==> flow/design.v (excerpt) <==
module arbiter_puf #(parameter challenge_size = 8, response_width = 24)
					(input logic [challenge_size-1 : 0] challenge,
					input logic clk, reset,
					output logic [response_width-1 : 0] response);
Settings: LEC_CHECK=0, CAP_MARGIN=20, CORE_MARGIN=2, CORE_UTILIZATION=70, CTS_CLUSTER_SIZE=19, PLACE_DENSITY_LB_ADDON=0.01, SETUP_SLACK_MARGIN=0.88, SLEW_MARGIN=20; clock period 3.45 ns.
run.sh (not shown) runs the stock make flow with config.mk's settings and CLKGATE_MAP_FILE=.
==> next run, changes <==
--- a/flow/config.mk
+++ b/flow/config.mk
@@ -10,4 +10 @@
-export CORE_UTILIZATION = 70
-export CTS_CLUSTER_SIZE = 19
-export PLACE_DENSITY_LB_ADDON = 0.01
-export SETUP_SLACK_MARGIN = 0.88
+export CORE_UTILIZATION = 40
==> flow/constraint.sdc (replaced) <==
create_clock -name core_clock -period 8.0 [get_ports {clk}]
set_input_delay 1.6000 -clock core_clock [delete_from_list [all_inputs] [get_ports {clk}]]
set_output_delay 1.6000 -clock core_clock [all_outputs]
set_load 0.01 [all_outputs]
=>
- setup slack improved by 3100 ps
- clock skew is higher by 10 ps
- cell area is higher by a few percent
- flip-flop count does not change
- power came out lower by well over a third
- wire length rose slightly
- synthesized area does not change
- utilization goes down by 32 points
- worst hold slack gains 370 ps
- non-clock buffer count shrinks by 44
==> next run, changes <==
--- a/flow/config.mk
+++ b/flow/config.mk
@@ -10 +10 @@
-export CORE_UTILIZATION = 40
+export CORE_UTILIZATION = 29
==> flow/constraint.sdc (replaced) <==
create_clock -name core_clock -period 3.86 [get_ports {clk}]
set_input_delay 0.7720 -clock core_clock [delete_from_list [all_inputs] [get_ports {clk}]]
set_output_delay 0.7720 -clock core_clock [all_outputs]
set_load 0.01 [all_outputs]
Sequential cell count is unchanged.
Final area grows slightly.
Total power goes up by well over a third.
Wire length increases slightly.
Clock skew increases by 33 ps.
==> next run, changes <==
--- a/flow/config.mk
+++ b/flow/config.mk
@@ -10 +10,2 @@
-export CORE_UTILIZATION = 29
+export CORE_UTILIZATION = 57
+export SETUP_SLACK_MARGIN = 0.93
@@ -11,0 +13 @@
+export TNS_END_PERCENT = 5
==> flow/constraint.sdc (replaced) <==
create_clock -name core_clock -period 3.76 [get_ports {clk}]
set_input_delay 0.7520 -clock core_clock [delete_from_list [all_inputs] [get_ports {clk}]]
set_output_delay 0.7520 -clock core_clock [all_outputs]
set_load 0.01 [all_outputs]
Effect:
- The changed run completed without violations
- cell area decreases by 2.1%
- total power increases by 3.0%
- final cell count decreases by 18%
- worst hold slack gets better by 12 ps
- count of clock-buffer cells in the layout decreases by 23
- wire length decreases by 0.62%
- area after synthesis does not change
- die size decreases by 49%

---

Starting RTL as in the previous note.
export LEC_CHECK = 0
export CAP_MARGIN = 20
export CELL_PAD_IN_SITES_DETAIL_PLACEMENT = 0
export CELL_PAD_IN_SITES_GLOBAL_PLACEMENT = 0
export CORE_MARGIN = 2
export CORE_UTILIZATION = 72
export CTS_CLUSTER_SIZE = 70
export GPL_TIMING_DRIVEN = 1
export MAX_ROUTING_LAYER = met5
export MIN_ROUTING_LAYER = met1
export PLACE_DENSITY_LB_ADDON = 0.0
export SETUP_SLACK_MARGIN = 0.67
export SLEW_MARGIN = 20
create_clock -name core_clock -period 2.25 [get_ports {clk}]
The first run produced a clean layout.
Next try:
==> flow/config.mk (replaced) <==
export PLATFORM = sky130hd
export DESIGN_NAME = arbiter_puf
export DESIGN_NICKNAME = arbiter_puf
export VERILOG_FILES = /design/flow/design.v
export SDC_FILE = /design/flow/constraint.sdc
export NUM_CORES = 4
export LEC_CHECK = 0
export ABC_AREA = 1
export CAP_MARGIN = 35
export CELL_PAD_IN_SITES_DETAIL_PLACEMENT = 0
export CELL_PAD_IN_SITES_GLOBAL_PLACEMENT = 0
export CORE_MARGIN = 5
export CORE_UTILIZATION = 72
export CTS_CLUSTER_SIZE = 58
export GPL_TIMING_DRIVEN = 1
export MAX_ROUTING_LAYER = met5
export MIN_ROUTING_LAYER = met1
export SLEW_MARGIN = 20
==> flow/constraint.sdc (replaced) <==
create_clock -name core_clock -period 5.07 [get_ports {clk}]
set_input_delay 1.0140 -clock core_clock [delete_from_list [all_inputs] [get_ports {clk}]]
set_output_delay 1.0140 -clock core_clock [all_outputs]
set_load 0.01 [all_outputs]
=>
- die size went up by about 2.6%
- wire length is about the same
- first-iteration DRC count went up by about 7%
- synthesized cell count went up by about 2.2%
- final area went down by about 0.56%
- clock-buffer cell count went up by 5
Next try:
--- a/flow/config.mk
+++ b/flow/config.mk
@@ -6,13 +6,14 @@
 export NUM_CORES = 4
 export LEC_CHECK = 0
-export ABC_AREA = 1
-export CAP_MARGIN = 35
+export CAP_MARGIN = 15
 export CELL_PAD_IN_SITES_DETAIL_PLACEMENT = 0
 export CELL_PAD_IN_SITES_GLOBAL_PLACEMENT = 0
-export CORE_MARGIN = 5
+export CORE_MARGIN = 2
 export CORE_UTILIZATION = 72
-export CTS_CLUSTER_SIZE = 58
+export CTS_CLUSTER_SIZE = 70
 export GPL_TIMING_DRIVEN = 1
 export MAX_ROUTING_LAYER = met5
 export MIN_ROUTING_LAYER = met1
+export PLACE_DENSITY_LB_ADDON = 0.0
+export SETUP_SLACK_MARGIN = 0.67
 export SLEW_MARGIN = 20
==> flow/constraint.sdc (replaced) <==
create_clock -name core_clock -period 2.26 [get_ports {clk}]
set_input_delay 0.4520 -clock core_clock [delete_from_list [all_inputs] [get_ports {clk}]]
set_output_delay 0.4520 -clock core_clock [all_outputs]
set_load 0.01 [all_outputs]
- clock-buffer cell count falls by 24
- via count falls by 1.2%
- sequential share of layout area falls by 0.18 points
- synthesized cell count falls by 2.2%
- sequential power rises by 120%
- sequential cell count is unchanged
- synthesized area barely changes
- global-route usage rises by 0.43 points
- hold slack is worse by 280 ps
- register-to-register slack is worse by 1600 ps
Next try:
==> flow/config.mk (replaced) <==
export PLATFORM = sky130hd
export DESIGN_NAME = arbiter_puf
export DESIGN_NICKNAME = arbiter_puf
export VERILOG_FILES = /design/flow/design.v
export SDC_FILE = /design/flow/constraint.sdc
export NUM_CORES = 4
export LEC_CHECK = 0
export ABC_AREA = 0
export CAP_MARGIN = 35
export CELL_PAD_IN_SITES_DETAIL_PLACEMENT = 0
export CELL_PAD_IN_SITES_GLOBAL_PLACEMENT = 0
export CORE_MARGIN = 2
export CORE_UTILIZATION = 72
export CTS_CLUSTER_SIZE = 58
export GPL_TIMING_DRIVEN = 1
export MAX_ROUTING_LAYER = met5
export MIN_ROUTING_LAYER = met1
export SLEW_MARGIN = 20
==> flow/constraint.sdc (replaced) <==
create_clock -name core_clock -period 5.07 [get_ports {clk}]
set_input_delay 1.0140 -clock core_clock [delete_from_list [all_inputs] [get_ports {clk}]]
set_output_delay 1.0140 -clock core_clock [all_outputs]
set_load 0.01 [all_outputs]
Outcome: The new run finished clean. Via count falls by 0.52%. Sequential power shrinks by about 55%. Wire length is lower by 1.8%. Count of clock-buffer cells in the layout is higher by 7.

---

Starting RTL as in the previous note.
export LEC_CHECK = 0
export CAP_MARGIN = 20
export CORE_MARGIN = 2
export CORE_UTILIZATION = 40
export SLEW_MARGIN = 20
create_clock -name core_clock -period 5.89 [get_ports {clk}]
Then changed:
--- a/flow/config.mk
+++ b/flow/config.mk
@@ -7,5 +7,7 @@
 export LEC_CHECK = 0
+export ABC_AREA = 1
 export CAP_MARGIN = 20
 export CORE_MARGIN = 2
-export CORE_UTILIZATION = 40
+export CORE_UTILIZATION = 72
+export CTS_CLUSTER_DIAMETER = 227
 export SLEW_MARGIN = 20
==> flow/constraint.sdc (replaced) <==
create_clock -name core_clock -period 2.15 [get_ports {clk}]
set_input_delay 0.4300 -clock core_clock [delete_from_list [all_inputs] [get_ports {clk}]]
set_output_delay 0.4300 -clock core_clock [all_outputs]
set_load 0.01 [all_outputs]
Effect: Global-route usage is higher by 12 points; total power is higher to 2.6 times its value; sequential power is higher to 2.7 times its value; setup slack is worse by 2.3 ns; sequential share of layout area is higher by 0.77 points; die area is lower by about 44%; core utilization is higher by 34 points; synthesized cell count is higher by 2.2%; via count is higher by 5.6%; wire length is higher by about 3.5%.
Then changed:
--- a/flow/config.mk
+++ b/flow/config.mk
@@ -7,3 +7,2 @@
 export LEC_CHECK = 0
-export ABC_AREA = 1
 export CAP_MARGIN = 20
@@ -11,3 +10,5 @@
 export CORE_UTILIZATION = 72
-export CTS_CLUSTER_DIAMETER = 227
+export CTS_CLUSTER_SIZE = 19
+export PLACE_DENSITY_LB_ADDON = 0.01
+export SETUP_SLACK_MARGIN = 0.62
 export SLEW_MARGIN = 20
After rerunning: Power hardly moves. Wire length came out lower by a few percent. First-iteration DRC count came out lower by a few percent. Clock power came out higher slightly. Clock skew came out lower by 0.0064 ns. Worst hold slack is worse by 0.0092 ns. Worst setup slack is better by 0.16 ns. Synthesized area hardly moves.
Then changed:
--- a/flow/config.mk
+++ b/flow/config.mk
@@ -10,4 +10,5 @@
 export CORE_UTILIZATION = 72
+export CTS_CLUSTER_DIAMETER = 359
 export CTS_CLUSTER_SIZE = 19
-export PLACE_DENSITY_LB_ADDON = 0.01
+export PLACE_DENSITY_LB_ADDON = 0.0
 export SETUP_SLACK_MARGIN = 0.62
Effect: Combinational power goes up by roughly a tenth; area after synthesis stays the same; sequential cell count does not change; sequential share of layout area goes up by 1.6 points; via count goes down slightly; synthesized cell count is unchanged; critical path depth is unchanged; core utilization goes down by 2.6 points.

---

arbiter_puf again, from the RTL that the note above started with.
clock: 2.15 ns
lec_check: 0
cap_margin: 15
cell_pad_in_sites_detail_placement: 0
cell_pad_in_sites_global_placement: 0
core_margin: 2
core_utilization: 72
cts_cluster_size: 70
gpl_timing_driven: 1
hold_slack_margin: 0.08
max_routing_layer: met5
min_routing_layer: met1
place_density_lb_addon: 0.0
setup_slack_margin: 0.63
slew_margin: 40
Then changed:
CAP_MARGIN = 0   (was 15)
CELL_PAD_IN_SITES_DETAIL_PLACEMENT = not set   (was 0)
CELL_PAD_IN_SITES_GLOBAL_PLACEMENT = not set   (was 0)
CORE_ASPECT_RATIO = 0.71   (was not set)
CTS_CLUSTER_DIAMETER = 359   (was not set)
CTS_CLUSTER_SIZE = 19   (was 70)
GPL_TIMING_DRIVEN = not set   (was 1)
HOLD_SLACK_MARGIN = not set   (was 0.08)
MAX_ROUTING_LAYER = not set   (was met5)
MIN_ROUTING_LAYER = not set   (was met1)
SETUP_SLACK_MARGIN = 0.62   (was 0.63)
SLEW_MARGIN = 20   (was 40)
The changed run produced a clean layout; worst setup slack gains 18 ps; worst hold slack loses 24 ps; global-route usage drops by 0.44 points; cell count drops by 2.8%; sequential share of layout area climbs by 1.9 points; final area drops by 3.9%; combinational power drops by about 7%; non-clock buffer count drops by 52; power drops by 19%; fmax climbs by 0.95%; sequential power hardly moves.
Then changed:
CAP_MARGIN = 20   (was 0)
CORE_ASPECT_RATIO = 0.72   (was 0.71)
CTS_CLUSTER_DIAMETER = not set   (was 359)
CTS_CLUSTER_SIZE = 57   (was 19)
HOLD_SLACK_MARGIN = 0.29   (was not set)
After rerunning: The new run passed the timing, DRC and antenna checks; sequential cell count does not change; worst hold slack improves by 210 ps; worst setup slack is better by 37 ps; sequential share of layout area falls by 1.5 points; register-to-register slack improved by 40 ps; final area rose by 3.1%; utilization increases by 2.4 points; die size hardly moves; synthesized area stays the same; via count goes up by about 2%; clock power grows by 54%.
Then changed:
CORE_ASPECT_RATIO = not set   (was 0.72)
HOLD_SLACK_MARGIN = not set   (was 0.29)
Outcome: The new run ran to the end with no violations. Final area came out higher by 0.85%. First-iteration DRC count came out lower by about 20%. Core utilization came out higher by 0.41 points. Total power came out higher by 3.0%. Fmax came out lower by about 2.1%. Global-route usage hardly moves.
Then changed:
CAP_MARGIN = 30   (was 20)
CELL_PAD_IN_SITES_DETAIL_PLACEMENT = 0   (was not set)
CELL_PAD_IN_SITES_GLOBAL_PLACEMENT = 0   (was not set)
CTS_CLUSTER_SIZE = 70   (was 57)
GPL_TIMING_DRIVEN = 1   (was not set)
MAX_ROUTING_LAYER = met5   (was not set)
MIN_ROUTING_LAYER = met1   (was not set)
SETUP_SLACK_MARGIN = 0.55   (was 0.62)
SLEW_MARGIN = 40   (was 20)
=> Die area does not change; wire length shrinks by about 0.5%; area after synthesis does not change; core utilization is about the same; setup slack is about the same; final area barely changes; count of clock-buffer cells in the layout grows by 3; via count hardly moves; first-iteration DRC count shrinks by about 1.4%; total power hardly moves; worst hold slack loses 6.5 ps.

---

== job 8351 ==
arbiter_puf again, from the RTL that the note above started with.
Design arbiter_puf, start of the top module:
module arbiter_puf #(parameter challenge_size = 8, response_width = 24)
					(input logic [challenge_size-1 : 0] challenge,
					input logic clk, reset,
					output logic [response_width-1 : 0] response);
export LEC_CHECK = 0
export ABC_AREA = 0
export CAP_MARGIN = 35
export CELL_PAD_IN_SITES_DETAIL_PLACEMENT = 0
export CELL_PAD_IN_SITES_GLOBAL_PLACEMENT = 0
export CORE_MARGIN = 2
export CORE_UTILIZATION = 71
export CTS_CLUSTER_SIZE = 58
export GPL_TIMING_DRIVEN = 1
export MAX_ROUTING_LAYER = met5
export MIN_ROUTING_LAYER = met1
export SLEW_MARGIN = 20
create_clock -name core_clock -period 5.07 [get_ports {clk}]
#### Input delta (job 7745 over job 8351)
Settings: clearing ABC_AREA, which used to be 0; putting SETUP_SLACK_MARGIN at 0.67 where nothing was set; swapping 2 for 5 in CORE_MARGIN; swapping 71 for 72 in CORE_UTILIZATION; swapping 58 for 70 in CTS_CLUSTER_SIZE; swapping 5.07 for 2.26 in the clock period (ns, I/O delays scaled along).
--- outcome ---
- First-iteration DRC count, job 8351 and job 7745: lower on job 7745
- Row clock network power share: job 7745 lower / job 8351 higher
- Setup WNS job 8351 -> job 7745: worse
- In the tables for job 8351 and job 7745, layout overhead on the synthesized area reads higher with job 7745.
- For job 7745, the end point of the critical path was c0.c3.d0.q$_DFFE_PN0P_, unlike job 8351, where it was response[7].
What job 5149 does differently from job 7745 at the input level:
Settings: CELL_PAD_IN_SITES_GLOBAL_PLACEMENT now 1, was 0; CORE_UTILIZATION now 64, was 72; the clock period (ns, I/O delays scaled along) now 2.74, was 2.26.
Re area of the core: job 7745 was lower than job 5149.
Between job 5149 and job 7745, post-route fraction of the period consumed by the critical path is higher for job 7745, job 5149 comes in under that.
Comparing job 5149 and job 7745, the higher met2 usage is on job 7745.

---

Setup of run A:
arbiter_puf again, from the RTL that the note above started with.
export LEC_CHECK = 0
export CAP_MARGIN = 35
export CELL_PAD_IN_SITES_DETAIL_PLACEMENT = 0
export CELL_PAD_IN_SITES_GLOBAL_PLACEMENT = 3
export CORE_MARGIN = 5
export CORE_UTILIZATION = 46
export CTS_CLUSTER_SIZE = 20
export GPL_ROUTABILITY_DRIVEN = 0
export GPL_TIMING_DRIVEN = 1
export HOLD_SLACK_MARGIN = 0.06
export MAX_ROUTING_LAYER = met4
export MIN_ROUTING_LAYER = met2
export PLACE_DENSITY = 0.73
export SLEW_MARGIN = 35
create_clock -name core_clock -period 6.32 [get_ports {clk}]
Run A finished all stages; the layout is clean.
Inputs modified between run A and run B:
==> flow/config.mk <==
export PLATFORM = sky130hd
export DESIGN_NAME = arbiter_puf
export DESIGN_NICKNAME = arbiter_puf
export VERILOG_FILES = /design/flow/design.v
export SDC_FILE = /design/flow/constraint.sdc
export NUM_CORES = 4
export LEC_CHECK = 0
export CAP_MARGIN = 20
export CORE_MARGIN = 2
export CORE_UTILIZATION = 40
export SLEW_MARGIN = 20
==> flow/constraint.sdc <==
create_clock -name core_clock -period 3.86 [get_ports {clk}]
set_input_delay 0.7720 -clock core_clock [delete_from_list [all_inputs] [get_ports {clk}]]
set_output_delay 0.7720 -clock core_clock [all_outputs]
set_load 0.01 [all_outputs]
Notes after the runs:
From run A to run B the numbers moved as follows: diode insertion count for antenna repair -14, wire length decreased 23000 um, layout filler cell count now sits higher, number of global-route vias before repair now smaller. Class of the tightest hold or removal check: primary input to flip-flop -> run B, primary input to asynchronous set/reset pin -> run A.
The inputs of run C differ from those of run B as listed below.
diff --git a/flow/config.mk b/flow/config.mk
--- a/flow/config.mk
+++ b/flow/config.mk
@@ -8,4 +8,6 @@
 export CAP_MARGIN = 20
 export CORE_MARGIN = 2
-export CORE_UTILIZATION = 40
+export CORE_UTILIZATION = 58
+export HOLD_SLACK_MARGIN = -0.1
+export SETUP_SLACK_MARGIN = 0.97
 export SLEW_MARGIN = 20
==> flow/constraint.sdc <==
create_clock -name core_clock -period 3.76 [get_ports {clk}]
set_input_delay 0.7520 -clock core_clock [delete_from_list [all_inputs] [get_ports {clk}]]
set_output_delay 0.7520 -clock core_clock [all_outputs]
set_load 0.01 [all_outputs]
==> comparison <==
Run C completed every stage of the flow, and the final layout passed the timing, DRC and antenna checks.
Die area | run C < run B
Run B → run C: y dimension of the die fell 120 um, final net count about even, largest incremental delay on the critical path fell 0.27 ns, switching share of power fell 0.41 points.
In the tables for run C and run B, overall routed net length reads lower with run C.
From run B to run C the numbers moved as follows: setup slack up 0.44 ns; worst slew margin relative to its limit increased 13 points; buffers plus inverters on the worst setup path closely matched the old numbers; power in the clock group moved down.
Tap cell count delta for run C relative to run B: 1898 lower
Power figures rest on the tool's default switching activity, not on a simulated workload.
